## flow/run.sh

```bash
#!/bin/bash
# the make line also repeats each setting of config.mk as NAME=value (left out here)
make -C /OpenROAD-flow-scripts/flow DESIGN_CONFIG=/design/flow/config.mk WORK_HOME=/design/flow/orfs CLKGATE_MAP_FILE= finish
```

## flow/config.mk

```make
export PLATFORM = sky130hd
export DESIGN_NAME = aoc_solver_top
export DESIGN_NICKNAME = aoc_solver_top
export VERILOG_FILES = /design/flow/design.v
export SDC_FILE = /design/flow/constraint.sdc
export NUM_CORES = 4
export LEC_CHECK = 0
export CAP_MARGIN = 20
export CELL_PAD_IN_SITES_DETAIL_PLACEMENT = 0
export CORE_MARGIN = 2
export CORE_UTILIZATION = 62
export CTS_CLUSTER_SIZE = 57
export HOLD_SLACK_MARGIN = 0.09
export SLEW_MARGIN = 30
```

## flow/constraint.sdc

```tcl
create_clock -name core_clock -period 3.2 [get_ports {clock}]
set_input_delay 0.6400 -clock core_clock [delete_from_list [all_inputs] [get_ports {clock}]]
set_output_delay 0.6400 -clock core_clock [all_outputs]
set_load 0.01 [all_outputs]
```

## flow/design.v

```verilog
module aoc_solver_top #(
    parameter WIDTH    = 32,
    parameter HEIGHT   = 32,
    parameter LOG_SIZE = 10
) (
    input         clear,
    input         clock,
    input  [31:0] reg_wdata,
    input         reg_write_strobe,
    input  [3:0]  reg_addr,
    output [31:0] reg_rdata
);
    localparam LATENCY = WIDTH + 5;
    localparam CELLS   = WIDTH * HEIGHT;
    localparam [2:0] S_START    = 3'd0;
    localparam [2:0] S_LOAD     = 3'd1;
    localparam [2:0] S_PROCESS  = 3'd2;
    localparam [2:0] S_CHECK    = 3'd3;
    localparam [2:0] S_FINISHED = 3'd4;
    reg  [LOG_SIZE-1:0] ram_write_addr;
    wire ram_write_en = reg_write_strobe & (reg_addr == 4'd3);
    wire start        = reg_write_strobe & (reg_addr == 4'd0) & reg_wdata[0];
    always @(posedge clock)
        if (clear)
            ram_write_addr <= {LOG_SIZE{1'b0}};
        else if (reg_write_strobe & (reg_addr == 4'd2))
            ram_write_addr <= reg_wdata[LOG_SIZE-1:0];
    reg [2:0]          state;
    reg [LOG_SIZE-1:0] x_count, y_count, read_addr;
    reg [15:0]         total_removed;
    reg                has_changed;
    wire in_load      = (state == S_LOAD);
    wire in_process   = (state == S_PROCESS);
    wire enable_shift = in_load | in_process;
    reg mem [0:(1<<LOG_SIZE)-1];
    reg rd_q0, rd_q1, rd_q2;
    always @(posedge clock)
        if (clear) begin
            rd_q0 <= 1'b0;
            rd_q1 <= 1'b0;
            rd_q2 <= 1'b0;
        end else begin
            rd_q0 <= mem[read_addr];
            rd_q1 <= rd_q0;
            rd_q2 <= rd_q1;
        end
    wire row0 = rd_q2;
    reg [WIDTH-1:0] line1, line2;
    wire row1 = line1[WIDTH-1];
    wire row2 = line2[WIDTH-1];
    reg r0c1, r0c2, r1c1, r1c2, r2c1, r2c2;
    always @(posedge clock)
        if (clear) begin
            line1 <= {WIDTH{1'b0}};
            line2 <= {WIDTH{1'b0}};
            {r0c1, r0c2, r1c1, r1c2, r2c1, r2c2} <= 6'd0;
        end else if (enable_shift) begin
            line1 <= {line1[WIDTH-2:0], row0};
            line2 <= {line2[WIDTH-2:0], row1};
            r0c1 <= row0; r0c2 <= r0c1;
            r1c1 <= row1; r1c2 <= r1c1;
            r2c1 <= row2; r2c2 <= r2c1;
        end
    reg [LOG_SIZE-1:0] cur_x_pipe [0:LATENCY-2];
    reg [LOG_SIZE-1:0] cur_y_pipe [0:LATENCY-2];
    reg [LOG_SIZE-1:0] waddr_pipe [0:LATENCY-1];
    integer i;
    always @(posedge clock)
        if (clear) begin
            for (i = 0; i < LATENCY - 1; i = i + 1) begin
                cur_x_pipe[i] <= {LOG_SIZE{1'b0}};
                cur_y_pipe[i] <= {LOG_SIZE{1'b0}};
            end
            for (i = 0; i < LATENCY; i = i + 1)
                waddr_pipe[i] <= {LOG_SIZE{1'b0}};
        end else begin
            cur_x_pipe[0] <= x_count;
            cur_y_pipe[0] <= y_count;
            for (i = 1; i < LATENCY - 1; i = i + 1) begin
                cur_x_pipe[i] <= cur_x_pipe[i-1];
                cur_y_pipe[i] <= cur_y_pipe[i-1];
            end
            waddr_pipe[0] <= read_addr;
            for (i = 1; i < LATENCY; i = i + 1)
                waddr_pipe[i] <= waddr_pipe[i-1];
        end
    wire [LOG_SIZE-1:0] cur_x      = cur_x_pipe[LATENCY-2];
    wire [LOG_SIZE-1:0] cur_y      = cur_y_pipe[LATENCY-2];
    wire [LOG_SIZE-1:0] write_addr = waddr_pipe[LATENCY-1];
    wire is_left   = (cur_x == 0);
    wire is_right  = (cur_x == WIDTH - 1);
    wire is_top    = (cur_y == 0);
    wire is_bottom = (cur_y == HEIGHT - 1);
    wire n_ul = r2c2 & ~(is_top | is_left);
    wire n_u  = r2c1 & ~is_top;
    wire n_ur = row2 & ~(is_top | is_right);
    wire n_l  = r1c2 & ~is_left;
    wire n_r  = row1 & ~is_right;
    wire n_dl = r0c2 & ~(is_bottom | is_left);
    wire n_d  = r0c1 & ~is_bottom;
    wire n_dr = row0 & ~(is_bottom | is_right);
    wire [3:0] count_now = n_ul + n_u + n_ur + n_l + n_r + n_dl + n_d + n_dr;
    reg [3:0] neighbours_count;
    reg       center_delayed;
    always @(posedge clock)
        if (clear) begin
            neighbours_count <= 4'd0;
            center_delayed   <= 1'b0;
        end else if (enable_shift) begin
            neighbours_count <= count_now;
            center_delayed   <= r1c1;
        end
    wire remove    = in_process & center_delayed & (neighbours_count < 4'd4);
    wire advancing = in_load | (in_process & (read_addr < CELLS));
    wire                mem_we    = ram_write_en | remove;
    wire [LOG_SIZE-1:0] mem_waddr = remove ? write_addr : ram_write_addr;
    wire                mem_wdata = remove ? 1'b0 : reg_wdata[0];
    always @(posedge clock)
        if (mem_we)
            mem[mem_waddr] <= mem_wdata;
    always @(posedge clock)
        if (clear) begin
            state         <= S_START;
            x_count       <= {LOG_SIZE{1'b0}};
            y_count       <= {LOG_SIZE{1'b0}};
            read_addr     <= {LOG_SIZE{1'b0}};
            total_removed <= 16'd0;
            has_changed   <= 1'b0;
        end else begin
            if (advancing) begin
                read_addr <= read_addr + 1'b1;
                if (x_count == WIDTH - 1) begin
                    x_count <= {LOG_SIZE{1'b0}};
                    y_count <= y_count + 1'b1;
                end else
                    x_count <= x_count + 1'b1;
            end
            case (state)
                S_START:
                    if (start) begin
                        total_removed <= 16'd0;
                        read_addr     <= {LOG_SIZE{1'b0}};
                        x_count       <= {LOG_SIZE{1'b0}};
                        y_count       <= {LOG_SIZE{1'b0}};
                        has_changed   <= 1'b0;
                        state         <= S_LOAD;
                    end
                S_LOAD:
                    if (read_addr == LATENCY - 1)
                        state <= S_PROCESS;
                S_PROCESS: begin
                    if (remove) begin
                        has_changed   <= 1'b1;
                        total_removed <= total_removed + 16'd1;
                    end
                    if (write_addr == CELLS - 1)
                        state <= S_CHECK;
                end
                S_CHECK:
                    if (has_changed) begin
                        has_changed <= 1'b0;
                        read_addr   <= {LOG_SIZE{1'b0}};
                        x_count     <= {LOG_SIZE{1'b0}};
                        y_count     <= {LOG_SIZE{1'b0}};
                        state       <= S_LOAD;
                    end else
                        state <= S_FINISHED;
                default: ;
            endcase
        end
    wire done = (state == S_FINISHED);
    assign reg_rdata = (reg_addr == 4'd1) ? {total_removed, 15'd0, done} : 32'd0;
endmodule
```

==> results of run 1 <==
-- cell type report --
class	count	area, um2
Sequential cell	2247	55200
Fill cell	8976	37000
Multi-Input combinational cell	3403	22000
Clock buffer	317	6200
Timing Repair Buffer	344	3800
Tap cell	1662	2080
Clock inverter	77	797
Inverter	21	78.8
Antenna cell	1	2.50
-- metal layers --
| layer | vias to the layer above | share of wire (%) | track usage, % |
|---|---|---|---|
| met3 | 376 | 8.6 | 4.99 |
| met5 | - | 0.0057 | 0 |
| met1 | 22239 | 41 | 37.4 |
| met2 | 1733 | 47 | 43.1 |
| li1 | 20901 | - | - |
| met4 | 2 | 3.2 | 9.04 |
-- through the flow --
step	power (uW)	setup TNS (ns)
6_report	55300	-0.808
5_1_grt	56900	-1.06
4_1_cts	55700	-0.942
3_5_place_dp	31400	-1.42
3_3_place_gp	31300	-1.60
2_1_floorplan	31200	-7682.20
-- repair_timing --
action / 4_1_cts / 5_1_grt
pin swaps: 14 / 11
endpoints found under the setup margin: 3 / 3
buffers inserted: 2 / 3
gates cloned: 0 / 0
gates resized: 16 / 8
==> git commit body, run 1 <==
Store results of the implementation flow

- The routed design has 175000 um of wire.
- The final timing report gives a worst setup slack of -0.460 ns.
* CP Cell Sequence: or4_4, nor2_4, nand3_2, and2_4, fa_1, inv_1, fa_1, fa_2, inv_2, ha_4, nand2_2, nor2_2, a31oi_2, xnor2_1, nand2_1, a21oi_1
* Cts hold-fix bufs: 0
- Max-slew violation count: 0
- Buffers inserted during clock tree synthesis total 208.
* Pin count of the biggest net entering global routing: 212
- CP startpoint: cur_x_pipe[35][8]$_SDFF_PP0_
* Number of remaining DRC errors: 0
* Yosys cell count: 6130
- FF-to-FF End: neighbours_count[2]$_SDFFE_PP0N_
- Floorplan core density: 62.3%
* Placed standard-cell area: 83100 um2
- In this run, the synthesized area fraction spent on adder and majority cells is recorded as 0.186%.
* Initial antenna violation count: 3
* Seq. pwr: 30000 uW
* Non-Filler Cell Area, Final: 90200 um2
- Share of total power in combinational logic: 1.3%
* Top Consumer: sequential cells
* Average size of a mapped cell: 12.9 um2
- Counting along the longest clock path gives a buffer depth of 3.
- Top cells, area: sky130_fd_sc_hd__edfxtp_1 39%, sky130_fd_sc_hd__dfxtp_1 31%, sky130_fd_sc_hd__nor2b_1 8.6%
- The first global-routing pass estimated 265000 um of wire.
- STA classifies the critical path startpoint as a flop.
- Summing the areas of all xor and xnor instances in the mapped netlist gives 0.365% of the synthesized area.
- Net switching power: 11100 uW
- STA shows the worst reg2reg path with a cell count of 16.
- Prior to clock tree synthesis, the placed netlist has a worst setup slack of -0.749 ns.
- In this run, power in the clock network comes to 24500 uW.
* Checks that blocked a clean result: negative setup slack
* Crit-path leading delay family: adder cells
- Checking hold timing, the worst path is listed with class primary input to flop.
- The data required time reported for the critical path is 3.93 ns.
* Final setup violation count: 2
* Wire length per cell after detailed routing: 21.7 um
- The routed layout has 45251 vias.
- Cell area power density: 612 nW/um2
* Largest driver fanout on the critical path: 3
- Part of the total power dissipated in the clock network: 44.4%
- Per the OpenROAD power report, leakage power amounts to 0.0303 uW.
- Unrepaired setup endpoints after global routing: true
- According to the floorplan report, the total die area is 131000 um2.
* Sort of element at the end of the critical path: flop
- The floorplan step defined a core boundary enclosing 127000 um2.
- Fin util: 70.9%
- Levels on crit path: 16
* Final period demand of the worst path: 3.66 ns
- Worst setup path endpoint: neighbours_count[2]$_SDFFE_PP0N_
- Comb power: 746 uW
- Die H: 362 um
- The violation tally recorded at the end of detailed-routing iteration 0 is 4639.
* Share of the yosys chip area belonging to registers: 69.7%
- Warnings raised by the tools during the run amount to 76.
- The placement report lists the number of port buffers as 33.
- The commonest cells after synthesis are 1223 x sky130_fd_sc_hd__dfxtp_1, 1127 x sky130_fd_sc_hd__nor2_1, 1089 x sky130_fd_sc_hd__nor2b_1.
* Number of instances in the synthesized netlist: 6130
* R2R Setup Slk: -0.46 ns
- According to the dpl log, the detail-placed design has an HPWL of 97500 um.
- For this run, the detailed router reports a per-instance via density of 5.61.
- The path with the worst hold slack has its endpoint at cur_x_pipe[19][5]$_SDFF_PP0_.
- Number of H-tree levels: 4
* Largest area contributor in the netlist: sky130_fd_sc_hd__edfxtp_1
* Fin Clk Skew: 0.0498 ns
- By instance count, the cell type seen most on the critical path is sky130_fd_sc_hd__fa_1.
- The number of global-route vias before repair is 43610.
* Maximum clock rate: 0.273 GHz
- For this run, the post-layout net count is 6274.
- Number of cell rows: 131
- For this run, the total global-route usage over all layers was measured as 26.9%.
- Hold path depth: 2
- The tightest hold path in the finished design has a slack of 0.175 ns.
* Dpl cells: 7673
* Simple-gate share of the synthesized area: 16.6%
- Counting endpoints that fail hold in the final report gives 0.
* Post-synth tally of flip-flops with integrated enable: 1024
* Number of nets with antenna violations after detailed routing: 0
- Synth mux share: 7.71%
- The final critical path takes up 114% of the cycle.
* Result of the run: failed layout checks
- Critical Path AT: 4.39 ns
- Type of the worst setup path: flop to flop
- Cell with the most instances after synthesis: sky130_fd_sc_hd__dfxtp_1
* Layout-stage area growth over the synthesis result: 13.8%
* Clock-pin slew reported for the worst setup and hold paths after clock tree synthesis: 0.06 ns
* Global placer's final weighted congestion: 0.841
* Worst slew margin relative to its limit: 37.1%
- Chip area from the yosys synthesis statistics: 79300 um2
* CTS tree: yes
- Max rail drop VDD: 0.000588 V
- According to the I/O placement log, the pin count is 71.
* Tally of yosys warning messages: 4
* FF+latch count, synth: 2247
* Yosys aoi share: 2.72%
* R2R Path Start: cur_x_pipe[35][8]$_SDFF_PP0_
* Clock root buffer: sky130_fd_sc_hd__clkbuf_16
- Switching power as a fraction of the total was reported as 20.0%.
- Per the OpenROAD floorplan log, the width of the die is 362 um.
* Distinct cell type count of the synthesized netlist: 77
- Grouping non-sequential cells by family puts the most area in simple AND/OR/NAND/NOR gates.
* Sequential fraction of design power: 54.2%
- Buf+Inv Stages, Crit Path: 2
- After the flow finishes, the layout carries non-filler instances totaling 8072.
- First-pass DRT Iterations: 6
- Per the skew report, the later register of the worst-skew pair sees a clock latency of 0.83 ns.
* Asr flop ratio synth: 0%
- The global route stage reports its total congestion overflow as 0.
- Looking at hold timing, the worst path starts from clear.
- After synthesis, the largest area contributor takes up 38.8% of total cell area.
- At the pin with the least slew margin, the transition time is 0.943 ns.
- In this run the cell area of the synthesized design comes to 79300 um2.
* Max-cap violation count: 0
* Delay of the slowest critical-path stage: 0.56 ns
* CTS Sinks: 2247
- Post-synth top flop: sky130_fd_sc_hd__dfxtp_1
- On the critical path, the stage with the largest delay is an instance of sky130_fd_sc_hd__or4_4.
- The internal portion of the total power is 44200 uW.
==> run 2, diff against run 1 <==
- ABC_AREA: default -> 1
- CELL_PAD_IN_SITES_DETAIL_PLACEMENT: 0 -> default
- CORE_UTILIZATION: 62 -> 64
- CTS_CLUSTER_SIZE: 57 -> default
- HOLD_SLACK_MARGIN: 0.09 -> default
- SLEW_MARGIN: 30 -> 20
- clock period: 3.2 -> 2.42 ns (I/O delays scaled with it)
==> git commit body, run 2 <==
Store results of the implementation flow

* Sort of element at the end of the critical path: flop
* Buf+Inv Stages, Crit Path: 4
- FF-to-FF End: neighbours_count[2]$_SDFFE_PP0N_
- Number of H-tree levels: 4
- Part of the total power dissipated in the clock network: 44.7%
- Via count of the first global-routing pass: 57553
* Post-synth tally of flip-flops with integrated enable: 1024
- The synthesized design spends more area on one cell type than any other, namely sky130_fd_sc_hd__edfxtp_1.
- Non-Filler Cell Area, Final: 102000 um2
* CP Cell Sequence: nor4_4, nand4_1, inv_2, nor2_2, fa_1, inv_1, fa_1, fa_2, inv_2, ha_4, nand2_2, nor2_2, a31o_2, xor2_1, o21ai_1, inv_1
* Final critical-path share of the clock period: 139%
* Worst r2r path cells: 16
- Per the gpl log, the routability congestion estimate is 0.859.
- Across the routed clock network, the largest skew measured is 0.0365 ns.
- Cell with the most instances after synthesis: sky130_fd_sc_hd__nor2_1
- Asr flop ratio synth: 0%
* CTS tree: yes
- The vertical die dimension reported for this design is 363 um.
- The smallest clock period supported by the final layout is computed as 3.36 ns.
* Worst setup SP type: flop
- Netlist area before placement: 82700 um2
* Clock network power: 33400 uW
- Type of the worst setup path: flop to flop
- Comb power: 1670 uW
- From left edge to right edge, the die measures 363 um.
- The area taken by sequential standard cells is reported as 55300 um2.
- Yosys stat counts 9032 cells in the synthesized netlist.
* Area share of xor/xnor cells in the synthesized design: 0.0741%
- Fin util: 79.6%
* Total routing resource utilization after global routing: 32.2%
* Measured slew at the worst slew-check pin: 0.923 ns
- Floorplan core density: 64.7%
- Counting the fill cells in the layout gives 8098.
- Number of instances in the synthesized netlist: 9032
- Share of the yosys chip area belonging to registers: 66.8%
- The first TritonRoute pass finished after 7 iterations.
- Looking at the reg2reg group, the worst path starts from cur_x_pipe[35][2]$_SDFF_PP0_.
* Tally of yosys warning messages: 4
- The endpoint of the worst hold path is reported as ram_write_addr[7]$_SDFFE_PP0P_.
- After floorplanning, the core was divided into 131 placement rows.
- Of the total synthesized cell area, the portion taken by full adders, half adders and majority gates is 0.179%.
* Number of violations reported at the end of detailed-routing iteration 0: 6847
* Seq. pwr: 39700 uW
* Hold Vio Cnt, Final: 0
* FF+latch count, synth: 2247
- The final route contains 61640 vias.
- The die covers 132000 um2.
- Number of primary I/O pins: 71
- Across all hold checks on the routed design, the worst slack comes to 0.331 ns.
- Worst path setup slack after routing: -0.945 ns
* Chip area from the yosys synthesis statistics: 82700 um2
- Leakage power of the design: 0.0369 uW
- In the placement report, post-DP HPWL is listed as 114000 um.
* Buffers on Ports: 33
- After detailed routing, the number of remaining DRC violations is 0.
* Checks that blocked a clean result: negative setup slack
- Worst setup path endpoint: neighbours_count[2]$_SDFFE_PP0N_
- The commonest cells after synthesis are 2877 x sky130_fd_sc_hd__nor2_1, 1251 x sky130_fd_sc_hd__inv_1, 1223 x sky130_fd_sc_hd__dfxtp_1.
* Worst slew margin relative to its limit: 38.5%
- The number of maximum-capacitance violations recorded for the run is 0.
- The clock passes through at most 3 buffers.
- Yosys aoi share: 3.24%
* Max rail drop VDD: 0.000694 V
- Of the combinational cells, the family taking the most area is simple AND/OR/NAND/NOR gates.
* Critical Path AT: 4.08 ns
- Delay of the slowest critical-path stage: 0.54 ns
* Number of nets with antenna violations after detailed routing: 0
- Placed standard-cell area: 87500 um2
* Crit-path leading delay family: adder cells
- Net switching power: 15500 uW
- For this design, the slowest cell found on the critical path is sky130_fd_sc_hd__fa_1.
- The synthesized design devotes to its leading area cell type 37.2% of total area.
- The run finished, with violations left.
- Number of warnings the tools reported: 67
- Distinct cell type count of the synthesized netlist: 45
- Initial antenna violation count: 5
- Gr ovfl total: 0
- CTS saw 2247 sinks.
* Synth mux share: 0%
* Path category of the worst min-delay check: primary input to flop
- NumNets Final: 9342
- Average size of a mapped cell: 9.16 um2
* Maximum clock rate: 0.297 GHz
* Clock latency reported for the late side of the worst-skew pair: 0.85 ns
* Clock root buffer: sky130_fd_sc_hd__clkbuf_16
- At the worst endpoint, the required time is 3.13 ns.
- Setup repair after global routing could not meet its margin everywhere.
- Critical hold path startpoint: reg_wdata[7]
- The report shows a maximum critical-path fanout of 2.
- Top Consumer: sequential cells
- Levels on crit path: 16
* Simple-gate share of the synthesized area: 21.0%
- The routed design has 237000 um of wire.
* Final setup violation count: 1022
* Hold path depth: 3
- Logic area: 23300 um2
- In this run the worst setup path begins at cur_x_pipe[35][2]$_SDFF_PP0_.
- The routed design shows a via density per instance of 5.54.
- Layout-stage area growth over the synthesis result: 23.0%
* TritonCTS Buffers: 210
- Top cells, area: sky130_fd_sc_hd__edfxtp_1 37%, sky130_fd_sc_hd__dfxtp_1 30%, sky130_fd_sc_hd__nor2_1 13%
- TritonRoute output was used to compute an average wire per cell of 21.3 um.
- Internal power: 59100 uW
- Area inside the core boundary: 128000 um2
- Dividing total power by cell area gives a power density of 734 nW/um2.
* Share of total power in combinational logic: 2.2%
* Sequential fraction of design power: 53.1%
* Fraction of power spent switching nets: 20.8%
* Wire length of the first global-routing pass: 325000 um
- Entering global routing, the biggest net connects 224 pins.
- Post-synth top flop: sky130_fd_sc_hd__dfxtp_1
- Max-slew violation count: 0
- Clock-pin slew reported for the worst setup and hold paths after clock tree synthesis: 0.06 ns
* R2R Setup Slk: -0.94 ns
-- run 2: through the flow --
step	total power, uW	instances	TNS (ns)	worst slack [ns]
final	74700	11130	-172.25	-0.945
after global routing	76600	11129	-251.64	-1.10
after CTS	74700	10994	-53.68	-0.992
after detailed placement	41800	10542	-209.77	-1.11
after global placement	41800	10542	-170.24	-1.10
after floorplan	41400	9046	-8338.24	-8.14
-- run 2: area by class of cell --
class,instances,share of cell area [%]
timing repair inverter,1,0.0197
multi-input combinational,4952,22.9
inverter,1264,4.74
tap,1662,2.04
clock inverter,94,1.08
timing repair buffer,617,9.07
antenna,2,0.00492
sequential,2247,54.3
clock buffer,291,5.86
-- run 2: timing repair --
item                                    4_1_cts  5_1_grt
endpoints found under the setup margin     1044     1048
buffers inserted                             23       65
resized                                     333      638
pin swaps                                    28      200
hold buffers                                  1        0
endpoints found under the hold margin        11        0
gates cloned                                 44       75
-- run 2: routing by layer --
metal	vias to the layer above	share of wire (%)	track usage, %
met5	-	0.018	0
met4	6	8.2	16.8
met3	976	11	6.15
met2	3254	46	54.2
met1	29083	35	39.7
li1	28321	-	-
==> run 3, diff against run 2 <==
- ABC_AREA: 1 -> default
- CAP_MARGIN: 20 -> 40
- CELL_PAD_IN_SITES_DETAIL_PLACEMENT: default -> 0
- CORE_UTILIZATION: 64 -> 72
- CTS_CLUSTER_DIAMETER: default -> 362
- CTS_CLUSTER_SIZE: default -> 14
- HOLD_SLACK_MARGIN: default -> 0.09
- PLACE_DENSITY: default -> 0.61
- SETUP_SLACK_MARGIN: default -> -0.21
- SLEW_MARGIN: 20 -> 40
- clock period: 2.42 -> 3.04 ns (I/O delays scaled with it)
==> git commit body, run 3 <==
Store results of the implementation flow

- Yosys aoi share: 2.72%
- Post-synth tally of flip-flops with integrated enable: 1024
* Clock-pin slew reported for the worst setup and hold paths after clock tree synthesis: 0.06 ns
- R2R Setup Slk: -0.72 ns
- Internal power comes to 42700 uW.
- The clock passes through at most 3 buffers.
* Worst Path Required: 3.77 ns
- After legalization and detailed placement, the total HPWL measured 98800 um.
- Checks that blocked a clean result: antenna violations, negative setup slack
* NumNets Final: 6250
* Total routing resource utilization after global routing: 30.4%
- Top cells, area: sky130_fd_sc_hd__edfxtp_1 39%, sky130_fd_sc_hd__dfxtp_1 31%, sky130_fd_sc_hd__nor2b_1 8.6%
* Path category of the worst min-delay check: primary input to flop
* End point of the most critical hold path: cur_x_pipe[2][0]$_SDFF_PP0_
* Number of H-tree levels: 4
* Delay of the slowest critical-path stage: 0.56 ns
- Top cells by count: 1223 x sky130_fd_sc_hd__dfxtp_1, 1127 x sky130_fd_sc_hd__nor2_1, 1089 x sky130_fd_sc_hd__nor2b_1
* Comb power: 774 uW
- Share of total power in combinational logic: 1.4%
* First-pass DRT Iterations: 6
- Buffers on Ports: 33
* Wire length per cell after detailed routing: 22.0 um
* Seq. pwr: 31500 uW
* Simple-gate share of the synthesized area: 16.6%
- For this run, the detailed router reports a per-instance via density of 5.94.
- The tree built by TritonCTS fans out to 2247 sinks.
- The number of global-route vias before repair was 43675.
* Result of the run: failed layout checks
* Leakage power of the design: 0.0292 uW
- After layout, the setup clock skew is reported as 0.0344 ns.
- Adders+Majority by Area: 0.186%
- Number of instances in the synthesized netlist: 6130
* TritonCTS Buffers: 178
- In this run the most used layer during global routing was met2.
- The tool flagged a number of max-cap violations equal to 0.
* Distinct cell type count of the synthesized netlist: 77
* Unrepaired setup endpoints after global routing: true
- The report puts the hold buffer count at CTS at 0.
* Area enclosed by the die boundary: 113000 um2
- The synthesized netlist occupies a cell area of 79300 um2.
- The final max-slew violation count recorded for this run is 0.
* Overall via count from detail_route: 45862
- Counting cells, the worst reg-to-reg path comes to 16.
- 71 I/O pins were placed.
- In the post-route analysis, the smallest setup slack over all paths is -0.717 ns.
* Initial antenna violation count: 5
* Synth mux share: 7.71%
- The first routing iteration left 5330 violations.
- Layout-stage area growth over the synthesis result: 10.9%
- Number of warnings the tools reported: 90
* Pin count of the biggest net entering global routing: 159
- The clock network power reported by the tool is 21100 uW.
* Largest non-sequential cell family by area: simple AND/OR/NAND/NOR gates
* Sequential fraction of design power: 59.0%
* Clock root buffer: sky130_fd_sc_hd__clkbuf_16
- On the critical path the largest part of the delay comes from adder cells.
- Worst setup path endpoint: neighbours_count[2]$_SDFFE_PP0N_
* CTS tree: yes
* Average size of a mapped cell: 12.9 um2
* Net switching power: 10700 uW
- The wire length recorded after detailed routing is 170000 um.
* Number of filler instances in the final layout: 6129
- According to the floorplan log, the row count is 121.
- Of the available clock period, the critical path in the final layout requires 124%.
- Hold path depth: 2
- Per the STA report, the cell with the highest stage delay on the worst path is sky130_fd_sc_hd__fa_1.
- The flow reported a cell area power density of 608 nW/um2.
* Number of remaining DRC errors: 0
* Critical hold path startpoint: clear
* Hold Vio Cnt, Final: 0
- At the pin with the least slew margin, the transition time is 0.791 ns.
- After synthesis the netlist holds a flip-flop and latch count of 2247.
- For the worst reg-to-reg path, the endpoint reported by OpenROAD is neighbours_count[2]$_SDFFE_PP0N_.
- The synthesis log from Yosys contains 4 warnings.
* Buf+Inv Stages, Crit Path: 2
- Asr flop ratio synth: 0%
* GR Util met3: 7.05%
* Area share of xor/xnor cells in the synthesized design: 0.365%
- Largest area contributor in the netlist: sky130_fd_sc_hd__edfxtp_1
* Sort of element at the end of the critical path: flop
- Summed over all layers, the global routing overflow is 0.
- Leaving out filler cells and counting taps, the final layout contains 7727.
* Final setup violation count: 35
* Share of the yosys chip area belonging to registers: 69.7%
* Die Span X: 336 um
- Critical Path AT: 4.49 ns
- Chip area from the yosys synthesis statistics: 79300 um2
* Total power of the final layout: 53400 uW
- Area inside the core boundary: 109000 um2
* Levels on crit path: 16
* Maximum clock rate: 0.266 GHz
* Largest driver fanout on the critical path: 3
* Top Consumer: sequential cells
- Area share, top type: 38.8%
- Worst slew margin relative to its limit: 47.1%
- Traced cell by cell, the critical path runs through or4_4, nor2_4, nand3_4, and2_4, fa_1, inv_2, fa_1, fa_2, inv_2, ha_4, nand2_2, nor2_2, a31oi_2, xnor2_1, nand2_1, a21oi_1.
- The detail route stage leaves a number of antenna-violating nets equal to 1.
- Worst setup SP type: flop
- Among all cell types in the netlist, the one instantiated most often is sky130_fd_sc_hd__dfxtp_1.
* Max rail drop VDD: 0.000577 V
- Die H: 336 um
* Type of the worst setup path: flop to flop
- The clock network is responsible for 39.5% of the overall power.
* Dpl cells: 7421
- The skew report gives the latency at the later pin of the worst-skew pair as 0.81 ns.
- R2R Path Start: cur_y_pipe[35][8]$_SDFF_PP0_
* Post-synth top flop: sky130_fd_sc_hd__dfxtp_1
* CP startpoint: cur_y_pipe[35][8]$_SDFF_PP0_
- Wire length of the first global-routing pass: 256000 um
* Global placer's final weighted congestion: 0.883
* Met2 routing resource usage after global routing: 48.4%
* M1 GR Usage: 41.2%
- Floorplan core density: 72.7%
- Final period demand of the worst path: 3.76 ns
- Per the breakdown, switching nets consume 20.1% of all power.
- For this design, Yosys synthesis ends with a cell count of 6130.
run 3: timing repair:
action	CTS	global route
gates resized	15	9
pin swaps	7	17
setup buffers	14	2
setup endpoints to repair	2	2
run 3: area by class of cell:
| cell class | count | area, um2 | share of cell area, % |
|---|---|---|---|
| antenna | 9 | 22.5 | 0.0256 |
| timing repair buffer | 350 | 3590 | 4.09 |
| clock buffer | 268 | 4810 | 5.48 |
| multi-input combinational | 3403 | 22000 | 25.1 |
| inverter | 21 | 78.8 | 0.0897 |
| sequential | 2247 | 55200 | 62.9 |
| tap | 1414 | 1770 | 2.01 |
| clock inverter | 15 | 317 | 0.360 |
run 3: per-stage QoR:
stage | setup slack, ns | hold slack, ns | area [um2] | util [%] | setup TNS [ns]
6_report | -0.717 | 0.227 | 87900 | 80.6 | -2.33
5_1_grt | -0.877 | 0.205 | 87900 | 80.6 | -9.19
4_1_cts | -0.628 | 0.184 | 87800 | 80.6 | -1.17
3_5_place_dp | -0.748 | 0.420 | 82500 | 75.7 | -1.86
3_3_place_gp | -0.763 | 0.415 | 82500 | 75.7 | -1.52
2_1_floorplan | -7.66 | 0.414 | 79300 | - | -7846.36
run 3: routing by layer:
metal  share of wire, %  vias to the layer above
li1                   -                    20762
met1                 37                    22334
met2                 47                     2288
met3                 12                      472
met4                4.2                        6
met5              0.023                        -
==> run 4, diff against run 3 <==
- CAP_MARGIN: 40 -> 20
- CELL_PAD_IN_SITES_DETAIL_PLACEMENT: 0 -> default
- CELL_PAD_IN_SITES_GLOBAL_PLACEMENT: default -> 2
- CORE_MARGIN: 2 -> 8
- CORE_UTILIZATION: 72 -> 40
- CTS_CLUSTER_DIAMETER: 362 -> default
- CTS_CLUSTER_SIZE: 14 -> 31
- HOLD_SLACK_MARGIN: 0.09 -> 0.16
- PLACE_DENSITY: 0.61 -> default
- SETUP_SLACK_MARGIN: -0.21 -> default
- SLEW_MARGIN: 40 -> 20
- clock period: 3.04 -> 5.0 ns (I/O delays scaled with it)
==> git commit body, run 4 <==
Store results of the implementation flow

- CP Cell Sequence: or4_1, nor2_1, nand3_1, and2_1, fa_1, inv_1, fa_1, fa_1, inv_1, ha_1, nand2_1, nor2_1, a31oi_1, xnor2_1, nand2_1, a21oi_1
- Sequential cells account for 51.8% of the total power.
- Total wire length: 195000 um
- Library cell contributing the largest single delay on the critical path: sky130_fd_sc_hd__fa_1
* Adders+Majority by Area: 0.186%
- Hold Vio Cnt, Final: 0
- The final timing summary puts the cycle share of the worst path at 84.2%.
- Worst Path Required: 5.74 ns
* Share of total power in combinational logic: 1.2%
- For the clock group, total power comes out at 17400 uW.
* Chip area from the yosys synthesis statistics: 79300 um2
* Number of cell rows: 163
* Delay of the slowest critical-path stage: 0.53 ns
- Area share of xor/xnor cells in the synthesized design: 0.365%
- In this run the critical register-to-register path is captured at neighbours_count[2]$_SDFFE_PP0N_.
- The number of antenna violations at the first check in global routing came to 6.
- Die Span X: 461 um
* CTS Sinks: 2247
- Note, the detailed placer reported a final HPWL of 101000 um.
- Number of warnings the tools reported: 76
- Via count of the first global-routing pass: 42660
* NumNets Final: 6142
* Sort of element at the end of the critical path: flop
- Max rail drop VDD: 0.000348 V
* Number of nets with antenna violations after detailed routing: 0
- Post-synth top flop: sky130_fd_sc_hd__dfxtp_1
- The internal power of the cells totals 29500 uW.
- Largest buffer count on any clock path: 3
- The H-tree was split into 4 levels.
- TritonCTS built the clock tree.
- Number of violations reported at the end of detailed-routing iteration 0: 3807
* Leakage power of the design: 0.0300 uW
- Total routing resource utilization after global routing: 18.0%
- Hold path depth: 1
- Fin Clk Skew: 0.0300 ns
- RePlAce ended its routability-driven mode at a weighted congestion of 0.747.
* Result of the run: no timing/DRC/antenna violations
- Share of the yosys chip area belonging to registers: 69.7%
- Part of the total power dissipated in the clock network: 47.0%
- Path category of the worst min-delay check: flop to flop
- Looking at hold timing, the worst path starts from cur_y_pipe[25][4]$_SDFF_PP0_.
* Post-synth tally of flip-flops with integrated enable: 1024
- Largest area contributor in the netlist: sky130_fd_sc_hd__edfxtp_1
- Looking at the gate-level netlist, the highest instance count belongs to sky130_fd_sc_hd__dfxtp_1.
* Number of primary I/O pins: 71
- The routed design shows a via density per instance of 4.93.
* Simple-gate share of the synthesized area: 16.6%
* Crit-path leading delay family: adder cells
- The script computed a power per unit cell area of 410 nW/um2.
- Clock-pin slew reported for the worst setup and hold paths after clock tree synthesis: 0.06 ns
- Non-Filler Cell Area, Final: 90500 um2
- Grouping non-sequential cells by family puts the most area in simple AND/OR/NAND/NOR gates.
- Net switching power: 7530 uW
- Largest driver fanout on the critical path: 3
- The data arrival time reported for the critical path is 4.95 ns.
* Gr ovfl total: 0
* Distinct cell type count of the synthesized netlist: 77
- Comb power: 458 uW
- According to the floorplan report, the placeable core area is 197000 um2.
* Clock root buffer: sky130_fd_sc_hd__clkbuf_16
- Buffers on Ports: 33
- Worst setup SP type: flop
- Between the synthesized netlist and the finished layout, the area growth was recorded as 14.1%.
- The synthesis report gives the async set-or-reset register share as 0%.
- TritonCTS created 234 clock buffers.
* Clock latency reported for the late side of the worst-skew pair: 0.84 ns
- Fraction of power spent switching nets: 20.3%
- Yosys cell count: 6130
- Synthesis produced a netlist whose cell count is 6130.
- Wire length of the first global-routing pass: 286000 um
* Area enclosed by the die boundary: 213000 um2
* Pre-CTS setup slack: 0.750 ns
- Once routing completed, OpenROAD measured the worst setup slack at 0.790 ns.
- Max-cap violation count: 0
* Average size of a mapped cell: 12.9 um2
* Top cells by count: 1223 x sky130_fd_sc_hd__dfxtp_1, 1127 x sky130_fd_sc_hd__nor2_1, 1089 x sky130_fd_sc_hd__nor2b_1
- Unrepaired setup endpoints after global routing: false
* Tally of yosys warning messages: 4
- For this design, the CTS-stage hold fixing added 0 buffers.
* Levels on crit path: 16
- First-pass DRT Iterations: 5
- Final setup violation count: 0
- After synthesis the cells add up to 79300 um2.
* CP startpoint: cur_x_pipe[35][7]$_SDFF_PP0_
- Dpl cells: 8497
* Placed standard-cell area: 82600 um2
- The share of synthesized area in the top cell type comes to 38.8%.
- Of the post-synthesis cell area, the part taken by muxes is 7.71%.
- Final non-filler cell total: 8942
* Worst setup path endpoint: neighbours_count[2]$_SDFFE_PP0N_
- Buf+Inv Stages, Crit Path: 2
* Top cells, area: sky130_fd_sc_hd__edfxtp_1 39%, sky130_fd_sc_hd__dfxtp_1 31%, sky130_fd_sc_hd__nor2b_1 8.6%
- Pin count of the biggest net entering global routing: 201
- Counting flops and latches in the post-synthesis netlist gives 2247.
- After layout, the minimum clock period comes to 4.21 ns.
- In this design, the critical path's most frequently occurring cell is sky130_fd_sc_hd__fa_1.
- Counting pins that exceed their max-slew limit in the final report gives 0.
* Die H: 461 um
* Post-cts resize count: 0
- Yosys aoi share: 2.72%
- Worst slew margin relative to its limit: 30.2%
* R2R Setup Slk: 0.79 ns
- Type of the worst setup path: flop to flop
- Per the detail_route report, routed wire per instance is 21.8 um.
- R2R Path Start: cur_x_pipe[35][7]$_SDFF_PP0_
* Maximum clock rate: 0.238 GHz
* Post-CTS setup-driven buffer insertion count: 0
- The transition time recorded at the tightest slew-check pin is 1.04 ns.
- The power report lists the sequential group at 19200 uW.
- The routed layout has 44082 vias.
- The worst register-to-register path has a depth of 16.
- Floorplan core density: 40.2%
* Top Consumer: sequential cells
- Number of remaining DRC errors: 0
- For hold timing, the worst endpoint is cur_y_pipe[26][4]$_SDFF_PP0_.
==> run 4: cell type report <==
cell class,instances,area (um2)
Antenna cell,2,5.00
Clock buffer,340,6830
Clock inverter,103,1010
Fill cell,18166,107000
Inverter,21,78.8
Multi-Input combinational cell,3403,22100
Sequential cell,2247,55200
Tap cell,2640,3300
Timing Repair Buffer,186,1860
==> run 4: per-stage QoR <==
stage	total power [uW]	setup TNS [ns]	util [%]	hold WS [ns]
after global placement	20100	0	41.9	0.416
after detailed placement	20100	0	41.9	0.420
after floorplan	19900	-6161.44	-	0.414
after global routing	38400	0	45.9	0.437
after CTS	37600	0	45.9	0.424
final	37000	0	45.9	0.424
==> run 4: layer usage <==
layer	track usage [%]	vias to the layer above	routed length [um]
met5	0	-	34
met1	26.6	22044	94200
met3	3.34	292	11500
met2	27.3	1057	84900
li1	-	20685	-
met4	4.33	4	3970
==> run 5, diff against run 4 <==
- ABC_AREA: default -> 1
- CORE_ASPECT_RATIO: default -> 1.53
- CORE_UTILIZATION: 40 -> 43
- GPL_ROUTABILITY_DRIVEN: default -> 0
- MAX_ROUTING_LAYER: default -> met4
- PLACE_DENSITY_LB_ADDON: default -> 0.08
- SETUP_SLACK_MARGIN: default -> 1.11
- SLEW_MARGIN: 20 -> 30
- TNS_END_PERCENT: default -> 65
- clock period: 5.0 -> 6.64 ns (I/O delays scaled with it)
==> git commit body, run 5 <==
Store results of the implementation flow

- The run finished with no timing, DRC or antenna violations.
* Overall via count from detail_route: 55929
* Simple-gate share of the synthesized area: 21.0%
- Yosys stat counts 9032 cells in the synthesized netlist.
- In this run the power density over the cells is 294 nW/um2.
- CP startpoint: reg_addr[3]
- Unrepaired setup endpoints after global routing: false
- The number of setup buffers added after CTS is 0.
- Net switching power: 5570 uW
* Floorplan core density: 43.1%
* Type of the worst setup path: primary input to output pin
- Total routing resource utilization after global routing: 20.6%
* Initial antenna violation count: 5
- Looking at the hold checks, the worst path lands on waddr_pipe[24][3]$_SDFF_PP0_.
- For this design the static power due to leakage is 0.0324 uW.
- CTS tree: yes
* Fin util: 48.0%
- Along the critical path, the tally of buffer and inverter instances is 2.
- Asr flop ratio synth: 0%
- Measured slew at the worst slew-check pin: 0.978 ns
- For reference, the critical path is captured by reg_rdata[27].
- Placed standard-cell area: 84900 um2
- Top Consumer: sequential cells
- The highest clock rate this design can be run at is 0.211 GHz.
- According to the floorplan log, the row count is 199.
- After synthesis, the cell types taking the most area are sky130_fd_sc_hd__edfxtp_1 37%, sky130_fd_sc_hd__dfxtp_1 30%, sky130_fd_sc_hd__nor2_1 13%.
- Per Yosys stat, the portion of area used by sequential elements is 66.8%.
* Crit-path leading delay family: simple AND/OR/NAND/NOR gates
- First-pass DRT Iterations: 5
- Largest area contributor in the netlist: sky130_fd_sc_hd__edfxtp_1
* Post-route setup TNS: 0 ns
- The required time at the worst endpoint is listed as 5.31 ns.
* Post-cts resize count: 0
- Critical hold path startpoint: waddr_pipe[23][3]$_SDFF_PP0_
- Per the detail_route report, vias per standard cell equal 4.87.
- Synthesis produced a netlist whose cell count is 9032.
* Via count of the first global-routing pass: 54630
- The HPWL after detailed placement is 105000 um.
- Die Span X: 371 um
- After clock tree synthesis, the clock-pin slew on the worst setup and hold paths is 0.06 ns.
- Fin Clk Skew: 0.0408 ns
- Top cells by count: 2877 x sky130_fd_sc_hd__nor2_1, 1251 x sky130_fd_sc_hd__inv_1, 1223 x sky130_fd_sc_hd__dfxtp_1
* Buffers on Ports: 33
- The worst setup path is launched from a primary input.
* Cts hold-fix bufs: 0
* Total wire length: 210000 um
- Clock tree synthesis inserted a total of 219 buffers.
- The sequential power reported by the tool is 14500 uW.
- Comb power: 429 uW
* CTS Sinks: 2247
- Max-cap violations in this run came to 0.
* FF-to-FF End: rd_q0$_SDFF_PP0_
* Layout-stage area growth over the synthesis result: 11.2%
- In this run, the combinational gates consume 1.6% of the power.
- Looking at the critical path, the single cell with the biggest stage delay is sky130_fd_sc_hd__clkdlybuf4s50_1.
- Yosys printed 4 warnings.
- In this run, flip-flops and latches consume 53.4% of the power.
- The tree is rooted in a sky130_fd_sc_hd__clkbuf_16.
- The synthesized netlist devotes 0.0741% of its cell area to XOR and XNOR gates.
* Distinct cell type count of the synthesized netlist: 45
* Max rail drop VDD: 0.000201 V
* Area enclosed by the die boundary: 207000 um2
* Max-slew violation count: 0
* Internal power: 21500 uW
- Summed over the clock group, the power is 12200 uW.
* Die H: 558 um
* Chip area from the yosys synthesis statistics: 82700 um2
* FF+latch count, synth: 2247
- Area inside the core boundary: 192000 um2
* Area share, top type: 37.2%
- Overall power consumption after layout is estimated at 27100 uW.
* Dpl cells: 11088
* Post-synth tally of flip-flops with integrated enable: 1024
* Final non-filler cell total: 11482
- Levels on crit path: 5
- NumNets Final: 8847
- Hold analysis shows the worst path with a depth of 2.
- Largest non-sequential cell family by area: simple AND/OR/NAND/NOR gates
- The total overflow left after global routing is 0.
* Critical Path AT: 3.42 ns
- CP Cell Sequence: clkdlybuf4s50_1, nor2_1, nand2_1, nor2_1, clkdlybuf4s50_1
* Largest driver fanout on the critical path: 17
- Number of warnings the tools reported: 80
* Post-synth top flop: sky130_fd_sc_hd__dfxtp_1
- Cell with the most instances after synthesis: sky130_fd_sc_hd__nor2_1
- Headroom to the max-slew limit came out at 34.8%.
- Clock latency on the worst-skew pair, taken at its later pin, is 0.88 ns.
- STA reports a reg2reg setup slack of 2.60 ns.
- For reference, compound AND-OR and OR-AND cells occupy 3.24% of the area reported after synthesis.
- Number of violations reported at the end of detailed-routing iteration 0: 3677
- Delay of the slowest critical-path stage: 0.59 ns
* Final period demand of the worst path: 4.75 ns
- Adders+Majority by Area: 0.179%
- For this design the top-level I/O count stands at 71.
- The H-tree was split into 4 levels.
* Non-Filler Cell Area, Final: 92000 um2
* Number of nets with antenna violations after detailed routing: 0
- The script logs the mean routed wire length per placed instance as 18.3 um.
- Sort of element at the end of the critical path: output pin
- Netlist area before placement: 82700 um2
* Largest buffer count on any clock path: 4
- Measured in cells, the most critical reg-to-reg path has a length of 13.
- Final critical-path share of the clock period: 71.5%
* Average size of a mapped cell: 9.16 um2
* Final setup violation count: 0
* Number of remaining DRC errors: 0
- Synth mux share: 0%
- In this run, the clock network consumes 45.0% of the power.
* Path category of the worst min-delay check: flop to flop
- The first global-routing pass estimated 320000 um of wire.
- R2R Path Start: read_addr[1]$_SDFF_PP0_
- Pin count of the biggest net entering global routing: 229
- Hold Vio Cnt, Final: 0
* Fraction of power spent switching nets: 20.6%
run 5: layout make-up:
class	count	area, um2
fillers	18522	99800
flip-flops and latches	2247	55200
multi-input cells	4952	20600
clock buffers	310	6220
inverters	1264	4780
well taps	2512	3140
repair buffers	114	1180
clock inverters	82	748
diodes	1	2.50
run 5: stage by stage:
step	setup WS, ns	hold WS, ns
3_5_place_dp	1.81	0.392
6_report	1.89	0.378
5_1_grt	1.67	0.395
3_3_place_gp	1.90	0.390
2_1_floorplan	-4.56	0.388
4_1_cts	1.81	0.375
run 5: routing by layer:
layer | vias up | GRT usage [%] | wire, um
met5 | - | - | 0
met4 | 0 | 6.93 | 7140
met3 | 400 | 2.78 | 10200
met2 | 1103 | 36.7 | 105000
met1 | 27234 | 24.0 | 86800
li1 | 27192 | - | -
==> run 6, diff against run 5 <==
- ABC_AREA: 1 -> 0
- CELL_PAD_IN_SITES_GLOBAL_PLACEMENT: 2 -> default
- CORE_ASPECT_RATIO: 1.53 -> default
- CORE_MARGIN: 8 -> 2
- CORE_UTILIZATION: 43 -> 56
- CTS_CLUSTER_DIAMETER: default -> 268
- CTS_CLUSTER_SIZE: 31 -> default
- GPL_TIMING_DRIVEN: default -> 1
- HOLD_SLACK_MARGIN: 0.16 -> default
- PLACE_DENSITY_LB_ADDON: 0.08 -> 0.24
- SETUP_SLACK_MARGIN: 1.11 -> default
- SLEW_MARGIN: 30 -> 20
- TNS_END_PERCENT: 65 -> 45
- clock period: 6.64 -> 4.18 ns (I/O delays scaled with it)
==> git commit body, run 6 <==
Store results of the implementation flow

- The run finished with no timing, DRC or antenna violations.
- Top routing layer in use: met4
- The worst setup path is captured at a flop.
- The cell-mix breakdown from Yosys lists the adder-cell area share as 0.186%.
* Worst slew margin relative to its limit: 27.7%
- Synth mux share: 7.71%
- The synthesized design spends more area on one cell type than any other, namely sky130_fd_sc_hd__edfxtp_1.
- Dividing the synthesized area by the synthesized cell count gives 12.9 um2.
- Measured slew at the worst slew-check pin: 1.08 ns
- In the final layout, flip-flops and latches occupy 55200 um2.
- After synthesis, the design contains 6130 cells according to Yosys.
- Area inside the core boundary: 141000 um2
- Die H: 380 um
* Netlist area before placement: 79300 um2
- Including well taps, the total number of placed cells is 7791.
- Final setup violation count: 0
* Worst Path Required: 4.93 ns
- FF+latch count, synth: 2247
- Worst setup path endpoint: neighbours_count[2]$_SDFFE_PP0N_
- Die Span X: 380 um
- OpenSTA lists the critical path startpoint as cur_x_pipe[35][7]$_SDFF_PP0_.
- Placed wire-length estimate after detailed placement: 94800 um
- Number of warnings the tools reported: 68
- Fin Clk Skew: 0.0687 ns
- Simple-gate share of the synthesized area: 16.6%
- Max-slew violation count: 0
- Detailed-route iteration 0 reported a violation count of 4706.
- The clock net in this run drives a total of 2247 sinks.
* Sequential fraction of design power: 53.4%
- During synthesis, Yosys emitted a total of 4 warnings.
- Excluding fillers, the count of instances in the completed layout stands at 8180.
- Largest driver fanout on the critical path: 3
- Wire length of the first global-routing pass: 261000 um
- The internal power of the cells totals 34300 uW.
* CP Cell Sequence: or4_1, nor2_1, nand3_1, and2_1, fa_1, inv_1, fa_1, fa_1, inv_1, ha_1, nand2_1, nor2_1, a31oi_1, xnor2_1, nand2_1, a21oi_1
- In this run, the synthesized area fraction spent on AND-OR/OR-AND gates is recorded as 2.72%.
- In this run the layout overhead on the synthesized area is reported as 12.7%.
- Logic depth along the worst register-to-register path is recorded as 16.
* Initial antenna violation count: 3
* Amount of wire on met2 after detailed routing: 82400 um
- Looking at the reg2reg group, the worst path starts from cur_x_pipe[35][7]$_SDFF_PP0_.
- In this design, the largest share of critical-path delay is due to adder cells.
* Pre-CTS setup slack: 0.318 ns
* Unrepaired setup endpoints after global routing: false
* Comb power: 540 uW
- Final period demand of the worst path: 3.97 ns
- Hold path depth: 1
* Post-cts resize count: 0
* Worst setup SP type: flop
- The flow reported a cell area power density of 481 nW/um2.
- Counting the buffers created by CTS gives 208.
* Total routing resource utilization after global routing: 24.5%
* Cts hold-fix bufs: 0
* Floorplan core density: 56.2%
- Met1 Wirelength: 66300 um
- Per the power-grid run, VDD falls by no more than 0.000430 V.
- Wire length per cell after detailed routing: 21.0 um
- Library cell contributing the largest single delay on the critical path: sky130_fd_sc_hd__fa_1
* Maximum clock rate: 0.252 GHz
* Largest non-sequential cell family by area: simple AND/OR/NAND/NOR gates
* Total power of the final layout: 43000 uW
* Chip area from the yosys synthesis statistics: 79300 um2
* Top Consumer: sequential cells
- NumNets Final: 6160
* Clock network power: 19500 uW
- In the post-route analysis, the smallest setup slack over all paths is 0.214 ns.
* Pin count of the biggest net entering global routing: 209
* Post-CTS setup-driven buffer insertion count: 0
* Clock-pin slew reported for the worst setup and hold paths after clock tree synthesis: 0.06 ns
* R2R Setup Slk: 0.21 ns
- Cell with the most instances after synthesis: sky130_fd_sc_hd__dfxtp_1
- Synthesis produced 6130 cells.
- Clock latency reported for the late side of the worst-skew pair: 0.87 ns
- Cell with the most instances on the worst path: sky130_fd_sc_hd__fa_1
* Post-synth tally of flip-flops with integrated enable: 1024
* Leakage power of the design: 0.0297 uW
- Per the post-run analysis, buffers plus inverters along the critical path come to 2.
- For reference, XOR and XNOR gates occupy 0.365% of the area reported after synthesis.
* Buffers on Ports: 33
- Critical Path AT: 4.72 ns
- Levels on crit path: 16
* Post-route setup TNS: 0 ns
* Distinct cell type count of the synthesized netlist: 77
- The endpoint of the worst hold path is reported as cur_x_pipe[22][4]$_SDFF_PP0_.
- Part of the total power dissipated in the clock network: 45.3%
- Total length of routed met3 wires: 16000 um
- Seq. pwr: 23000 uW
- In the setup report, the worst path falls into the class flop to flop.
* Number of filler instances in the final layout: 10571
- Net switching power: 8630 uW
- The routed design has 172000 um of wire.
- The power report attributes to the combinational group a share of 1.3%.
- Area share, top type: 38.8%
* First-pass DRT Iterations: 6
- CTS tree: yes
* Number of cell rows: 138
- Area enclosed by the die boundary: 145000 um2
- Among all stages on the critical path, the maximum delay recorded is 0.53 ns.
* Avg Vias per Cell: 5.54
- Max-cap violation count: 0
* Number of nets with antenna violations after detailed routing: 0
- Per the CTS log, the root buffer master is sky130_fd_sc_hd__clkbuf_16.
- The final hold violation count recorded for this run is 0.
* Final critical-path share of the clock period: 94.9%
* Asr flop ratio synth: 0%
- The number of global-route vias before repair was 43841.
* Fraction of power spent switching nets: 20.1%
* Critical hold path startpoint: cur_x_pipe[21][4]$_SDFF_PP0_
- Hold timing on the final database bottoms out at a slack of 0.415 ns.
- Sorting the synthesized cells by area gives the leading types as sky130_fd_sc_hd__edfxtp_1 39%, sky130_fd_sc_hd__dfxtp_1 31%, sky130_fd_sc_hd__nor2b_1 8.6%.
* Largest buffer count on any clock path: 3
- Post-synth top flop: sky130_fd_sc_hd__dfxtp_1
* Logic area: 22000 um2
- Yosys reports that the most numerous cell types are 1223 x sky130_fd_sc_hd__dfxtp_1, 1127 x sky130_fd_sc_hd__nor2_1, 1089 x sky130_fd_sc_hd__nor2b_1.
* FF-to-FF End: neighbours_count[2]$_SDFFE_PP0N_
- Per the detail_route report, the via count comes to 45319.
- The DRC violation total left in the routed layout is recorded as 0.
- The worst hold path belongs to the class flop to flop.
* Gr ovfl total: 0
* Number of primary I/O pins: 71
* Share of the yosys chip area belonging to registers: 69.7%
- Number of H-tree levels: 4
run 6: metrics by stage:
| step | cell area, um2 | utilization [%] |
|---|---|---|
| finish | 89400 | 63.3 |
| global placement | 82100 | 58.2 |
| CTS | 89400 | 63.3 |
| global route | 89400 | 63.3 |
| detailed placement | 82100 | 58.2 |
| floorplan | 79300 | - |
run 6: final cells by class:
cell class                 count  area share (%)
sequential                  2247            61.8
antenna                        2         0.00560
multi-input combinational   3403            24.6
timing repair buffer         230            2.73
clock buffer                 288            6.69
inverter                      21          0.0882
clock inverter                99            1.44
tap                         1890            2.65
run 6: per-layer routing:
metal	up-vias	GRT usage [%]
met2	1845	39.3
met3	459	4.60
met5	-	-
met4	0	9.94
met1	22337	30.8
li1	20678	-
==> run 7, diff against run 6 <==
- ABC_AREA: 0 -> 1
- CORE_UTILIZATION: 56 -> 72
- CTS_CLUSTER_DIAMETER: 268 -> 333
- CTS_CLUSTER_SIZE: default -> 14
- GPL_ROUTABILITY_DRIVEN: 0 -> default
- GPL_TIMING_DRIVEN: 1 -> default
- HOLD_SLACK_MARGIN: default -> 0.3
- MAX_ROUTING_LAYER: met4 -> default
- PLACE_DENSITY: default -> 0.7
- PLACE_DENSITY_LB_ADDON: 0.24 -> default
- SETUP_SLACK_MARGIN: default -> -0.18
- TNS_END_PERCENT: 45 -> default
- clock period: 4.18 -> 2.47 ns (I/O delays scaled with it)
==> git commit body, run 7 <==
Store results of the implementation flow

- Number of instances in the synthesized netlist: 9032
- The worst path uses 137% of the clock period.
- The final route contains 59173 vias.
* Comb power: 1400 uW
* Seq. pwr: 38800 uW
* Worst path setup slack after routing: -0.913 ns
* Largest non-sequential cell family by area: simple AND/OR/NAND/NOR gates
- The flow reported a cell area power density of 711 nW/um2.
- The violation tally recorded at the end of detailed-routing iteration 0 is 6853.
- The leakage component of the power was reported as 0.0339 uW.
* Global placer's final weighted congestion: 0.875
* Tally of yosys warning messages: 4
* Synth mux share: 0%
- Before CTS, the worst setup slack after placement is -0.978 ns.
* Number of remaining DRC errors: 0
- Hold path depth: 3
- After layout, the design draws a total of 66400 uW.
- Looking at the reg2reg group, the worst path starts from cur_x_pipe[35][2]$_SDFF_PP0_.
* Share of total power in combinational logic: 2.1%
- Critical hold path startpoint: reg_wdata[2]
- According to the report, the first pass of detailed routing completed in 7 iterations.
- R2R Setup Slk: -0.91 ns
- Final setup violation count: 985
- The required time at the worst endpoint is listed as 3.15 ns.
* Layout-stage area growth over the synthesis result: 12.8%
* Asr flop ratio synth: 0%
- After global routing the overflow that remains totals 0.
- Die Span X: 343 um
* TritonCTS Buffers: 178
- The cell-mix breakdown from Yosys lists the adder-cell area share as 0.179%.
* Unrepaired setup endpoints after global routing: true
- Result of the run: failed layout checks
- Using the TritonRoute via totals, the vias-per-cell ratio works out to 5.52.
- Number of warnings the tools reported: 73
- Looking at the power breakdown, the clock network takes 39.4% of the total.
- Max-cap violation count: 0
- Critical Path AT: 4.06 ns
* CTS Sinks: 2247
- CTS tree: yes
* Top Consumer: sequential cells
* Buffers on Ports: 33
- For this run, the top clock speed supported by timing is 0.296 GHz.
- For the pin with the worst max-slew slack, the measured transition is 0.797 ns.
- Internal power: 52700 uW
* Largest buffer count on any clock path: 3
- By startpoint and endpoint, the worst setup path is classified as flop to flop.
- Traced cell by cell, the critical path runs through nor4_2, nand4_1, inv_2, nor2_2, fa_1, inv_1, fa_1, fa_2, inv_2, ha_4, nand2_2, nor2_1, a31o_2, xor2_1, o21ai_1, inv_1.
- Clock latency reported for the late side of the worst-skew pair: 0.81 ns
- Wire length of the first global-routing pass: 308000 um
- Sorting the synthesis cell report by count puts at the top sky130_fd_sc_hd__nor2_1.
* Yosys aoi share: 3.24%
- In this run the cell area of the synthesized design comes to 82700 um2.
* Hold Vio Cnt, Final: 0
- After layout, the setup clock skew is reported as 0.0571 ns.
- The main area contributors are sky130_fd_sc_hd__edfxtp_1 37%, sky130_fd_sc_hd__dfxtp_1 30%, sky130_fd_sc_hd__nor2_1 13%.
- Area share of xor/xnor cells in the synthesized design: 0.0741%
* NumNets Final: 9164
- Along the worst path, the maximum fanout reaches 2.
- Clock-pin slew reported for the worst setup and hold paths after clock tree synthesis: 0.07 ns
* Worst r2r path cells: 16
- Levels on crit path: 16
- Pin count of the biggest net entering global routing: 172
- Floorplan core density: 72.4%
- The path with the worst hold slack has its endpoint at ram_write_addr[2]$_SDFFE_PP0P_.
- Post-synth tally of flip-flops with integrated enable: 1024
- The top cell type by area accounts for 37.2% of the synthesized area.
* Distinct cell type count of the synthesized netlist: 45
- Sequential cells were found to cover 66.8% of the synthesized design area.
- CP startpoint: cur_x_pipe[35][2]$_SDFF_PP0_
* Worst setup path endpoint: neighbours_count[2]$_SDFFE_PP0N_
* Total routing resource utilization after global routing: 34.0%
- Clock network power: 26100 uW
* Top cells by count: 2877 x sky130_fd_sc_hd__nor2_1, 1251 x sky130_fd_sc_hd__inv_1, 1223 x sky130_fd_sc_hd__dfxtp_1
* Number of primary I/O pins: 71
- The critical path contains buffers and inverters numbering 4 combined.
- Subtracting the final worst setup slack from the clock period gives 3.38 ns.
* Worst slew margin relative to its limit: 46.9%
- Initial antenna violation count: 3
* Checks that blocked a clean result: negative setup slack
- The clock tree synthesis step divided the H-tree into 4 levels.
* Chip area from the yosys synthesis statistics: 82700 um2
- FF+latch count, synth: 2247
* Max-slew violation count: 0
- The number of global-route vias before repair was 56979.
- Sort of element at the end of the critical path: flop
* Simple-gate share of the synthesized area: 21.0%
- Clock root buffer: sky130_fd_sc_hd__clkbuf_16
- Dividing the synthesized area by the synthesized cell count gives 9.16 um2.
- Net switching is 20.6% of the power.
- The capture point of the worst register-to-register path is recorded as neighbours_count[2]$_SDFFE_PP0N_.
* Worst setup SP type: flop
- Note that the worst hold path type here is primary input to flop.
- Die H: 343 um
- The HPWL after detailed placement is 112000 um.
- Crit-path leading delay family: adder cells
- For this design, the slowest cell found on the critical path is sky130_fd_sc_hd__fa_1.
* Largest area contributor in the netlist: sky130_fd_sc_hd__edfxtp_1
* Area inside the core boundary: 114000 um2
* Post-synth top flop: sky130_fd_sc_hd__dfxtp_1
- Total wire length: 203000 um
* Yosys cell count: 9032
- Sequential fraction of design power: 58.5%
- Area enclosed by the die boundary: 118000 um2
- Number of cell rows: 124
- Number of nets with antenna violations after detailed routing: 0
- The highest supply drop recorded on VDD is 0.000823 V.
- Net switching power: 13700 uW
- The script logs the mean routed wire length per placed instance as 18.9 um.
- Delay of the slowest critical-path stage: 0.53 ns
==> run 7: what timing repair did <==
item / in CTS / in global routing
gates resized: 11 / 118
setup buffers: 4 / 15
gates cloned: 1 / 9
endpoints found under the setup margin: 257 / 487
pin swaps: 5 / 7
hold buffers: 1 / 0
endpoints found under the hold margin: 121 / 0
==> run 7: cell type report <==
| cell class | instances | area (um2) |
|---|---|---|
| diodes | 3 | 7.51 |
| clock buffers | 252 | 4770 |
| clock inverters | 14 | 303 |
| fillers | 6910 | 20900 |
| inverters | 1264 | 4780 |
| multi-input cells | 4953 | 20700 |
| flip-flops and latches | 2247 | 55200 |
| well taps | 1512 | 1890 |
| repair buffers | 471 | 5540 |
==> run 7: routing by layer <==
layer	up-vias	track usage (%)	part of all wire [%]
met3	653	5.98	10
li1	27783	-	-
met4	2	16.4	5.8
met5	-	0	0.0099
met2	2869	57.6	48
met1	27866	42.5	36
==> run 7: per-stage QoR <==
step           util, %   TNS, ns  instance area (um2)  instances  hold slack, ns
2_1_floorplan        -  -8286.94                82800       9046           0.388
3_3_place_gp      76.5    -79.80                87400      10422           0.388
3_5_place_dp      76.5   -130.48                87400      10422           0.392
4_1_cts           81.1    -50.48                92600      10694           0.324
5_1_grt           81.7   -141.70                93300      10713           0.366
6_report          81.7    -71.16                93300      10716           0.359
==> run 8, diff against run 7 <==
- CELL_PAD_IN_SITES_DETAIL_PLACEMENT: default -> 0
- CORE_ASPECT_RATIO: default -> 1.07
- CORE_UTILIZATION: 72 -> 67
- CTS_CLUSTER_DIAMETER: 333 -> default
- CTS_CLUSTER_SIZE: 14 -> default
- GPL_TIMING_DRIVEN: default -> 0
- HOLD_SLACK_MARGIN: 0.3 -> 0.09
- MAX_ROUTING_LAYER: default -> met4
- PLACE_DENSITY: 0.7 -> 0.93
- SETUP_SLACK_MARGIN: -0.18 -> default
- SLEW_MARGIN: 20 -> 30
- clock period: 2.47 -> 3.96 ns (I/O delays scaled with it)
==> git commit body, run 8 <==
Store results of the implementation flow

- The flow ran to the end, but the layout failed its checks.
- Checks that blocked a clean result: negative setup slack
- Sequential fraction of design power: 52.7%
- Initial antenna violation count: 18
- First-pass DRT Iterations: 16
- Post-synth tally of flip-flops with integrated enable: 1024
- R2R Setup Slk: -0.28 ns
- According to the hold report, the worst path is of the flop to flop type.
- Die H: 367 um
* CTS tree: yes
- Clock latency reported for the late side of the worst-skew pair: 0.93 ns
* Internal power: 35900 uW
* Yosys cell count: 9032
- Per the detail_route report, the via count comes to 67965.
- Entering global routing, the biggest net connects 43 pins.
- Synth mux share: 0%
* Largest area contributor in the netlist: sky130_fd_sc_hd__edfxtp_1
- Sort of element at the end of the critical path: flop
* Post-route setup TNS: -0.357 ns
- FF+latch count, synth: 2247
- End point of the most critical hold path: waddr_pipe[1][4]$_SDFF_PP0_
- Per STA, the startpoint of the critical path is read_addr[1]$_SDFF_PP0_.
- Unrepaired setup endpoints after global routing: false
- After Yosys synthesis, XOR and XNOR cells account for 0.0741% of the synthesized area.
* Clock-pin slew reported for the worst setup and hold paths after clock tree synthesis: 0.07 ns
- Critical Path AT: 5.05 ns
* Worst setup path endpoint: rd_q0$_SDFF_PP0_
- Simple-gate share of the synthesized area: 21.0%
* Gr ovfl total: 0
* Comb power: 1070 uW
* Yosys aoi share: 3.24%
- The global routing report lists met2 layer usage as 71.2%.
- Part of the total power dissipated in the clock network: 44.9%
* Die Span X: 344 um
* Tally of yosys warning messages: 4
- FF-to-FF End: rd_q0$_SDFF_PP0_
* Number of instances in the synthesized netlist: 9032
- Adders+Majority by Area: 0.179%
- STA classifies the critical path startpoint as a flop.
- The violation tally recorded at the end of detailed-routing iteration 0 is 13685.
- GR Util met3: 20.7%
- Seq. pwr: 24200 uW
- The required time at the worst endpoint is listed as 4.78 ns.
* Total power of the final layout: 45900 uW
* R2R Path Start: read_addr[1]$_SDFF_PP0_
* Top Consumer: sequential cells
- Looking at the power breakdown, combinational cells take 2.3% of the total.
* Number of nets with antenna violations after detailed routing: 0
- Wire length per cell after detailed routing: 27.8 um
- Number of primary I/O pins: 71
- Global routing used 50.2% of the available tracks.
* Maximum clock rate: 0.236 GHz
- Detailed placement finished with a half-perimeter wire length of 193000 um.
- After synthesis, the largest family of logic cells by area is simple AND/OR/NAND/NOR gates.
- Once the floorplan was initialized, standard cells occupied 67.4% of the core.
* Number of cell rows: 133
* Buf+Inv Stages, Crit Path: 3
- Critical hold path startpoint: waddr_pipe[0][4]$_SDFF_PP0_
- Asr flop ratio synth: 0%
* CP Cell Sequence: clkbuf_1, buf_2, clkbuf_1, nand2_1, nand3_1, nand3_1, nand2_1, nand3_1, nand3_1, nand3_1, nand3_1, nand3_1, a21oi_1
- Along the worst hold path, the cell count comes to 2.
- CTS reports a maximum clock tree buffer depth of 3.
- The cell family contributing the most delay on the critical path is buffers and inverters.
- Worst slew margin relative to its limit: 11.6%
- CTS Sinks: 2247
- The chip occupies 126000 um2.
* Area share, top type: 37.2%
- Final critical-path share of the clock period: 107%
- TritonCTS Buffers: 205
* Area inside the core boundary: 123000 um2
* Wire length of the first global-routing pass: 433000 um
- Among all flip-flop cells after synthesis, the most frequent one is sky130_fd_sc_hd__dfxtp_1.
- Once routing completed, OpenROAD measured the worst setup slack at -0.275 ns.
- For this run, design rule violations remaining after detail routing come to 0.
- Max-cap violation count: 0
- Buffers on Ports: 33
- Share of the yosys chip area belonging to registers: 66.8%
- Number of warnings the tools reported: 53
- Distinct cell type count of the synthesized netlist: 45
- The routed design has 310000 um of wire.
* Final period demand of the worst path: 4.24 ns
- Worst r2r path cells: 13
- Netlist area before placement: 82700 um2
* Number of H-tree levels: 4
- Chip area from the yosys synthesis statistics: 82700 um2
- Layout-stage area growth over the synthesis result: 12.8%
* Top cells, area: sky130_fd_sc_hd__edfxtp_1 37%, sky130_fd_sc_hd__dfxtp_1 30%, sky130_fd_sc_hd__nor2_1 13%
- Net switching power: 10100 uW
* Average size of a mapped cell: 9.16 um2
- Clock network power: 20600 uW
- Cell with the most instances after synthesis: sky130_fd_sc_hd__nor2_1
- The tree is rooted in a sky130_fd_sc_hd__clkbuf_16.
- Endpoints with negative setup slack in the final report add up to 3.
- Library cell contributing the largest single delay on the critical path: sky130_fd_sc_hd__clkbuf_1
* Fin Clk Skew: 0.0819 ns
- Type of the worst setup path: flop to flop
- The final max-slew violation count recorded for this run is 0.
- Global placer's final weighted congestion: 1.10
- Leakage power of the design: 0.0335 uW
* Fin util: 76.1%
* Top cells by count: 2877 x sky130_fd_sc_hd__nor2_1, 1251 x sky130_fd_sc_hd__inv_1, 1223 x sky130_fd_sc_hd__dfxtp_1
- Per STA, the library cell used most along the worst path is sky130_fd_sc_hd__nand3_1.
* M1 GR Usage: 58.1%
* Levels on crit path: 13
- Fraction of power spent switching nets: 21.9%
- Hold Vio Cnt, Final: 0
* Cell area power density: 492 nW/um2
* Max rail drop VDD: 0.000564 V
- Avg Vias per Cell: 6.10
- The transition time recorded at the tightest slew-check pin is 1.33 ns.
- The global router reports that the layer with the highest usage is met2.
- The critical path maximum fanout is 10.
* Via count of the first global-routing pass: 65293
* NumNets Final: 9375
- Delay of the slowest critical-path stage: 0.91 ns
run 8: cell type report:
cell class	instances	area, um2
sequential	2247	55200
fill	7405	29300
multi-input combinational	4952	20300
clock buffer	308	6160
inverter	1264	4760
buffer	583	2580
tap	1620	2030
timing repair buffer	73	1320
clock inverter	70	836
antenna	26	65.1
run 8: per-stage QoR:
| step | instance area (um2) | instances | setup WS (ns) | hold slack, ns |
|---|---|---|---|---|
| 6_report | 93300 | 11143 | -0.275 | 0.373 |
| 5_1_grt | 93300 | 11132 | 0.0173 | 0.382 |
| 4_1_cts | 93200 | 11113 | 0.0563 | 0.366 |
| 3_5_place_dp | 86200 | 10735 | -0.123 | 0.392 |
| 3_3_place_gp | 85100 | 10699 | -13.38 | 0.389 |
| 2_1_floorplan | 82800 | 9046 | -6.70 | 0.388 |
run 8: routing by layer:
metal | share of wire, % | wire length [um]
met3 | 16 | 50700
met1 | 32 | 101000
met4 | 9.1 | 28300
met2 | 42 | 130000
met5 | 0 | 0
run 8: repair_timing:
action,4_1_cts,5_1_grt
setup buffers,0,1
setup endpoints to repair,2,2
resized,2,4
pin swaps,0,1
hold buffers,0,0
Power and IR drop assume default switching activity.
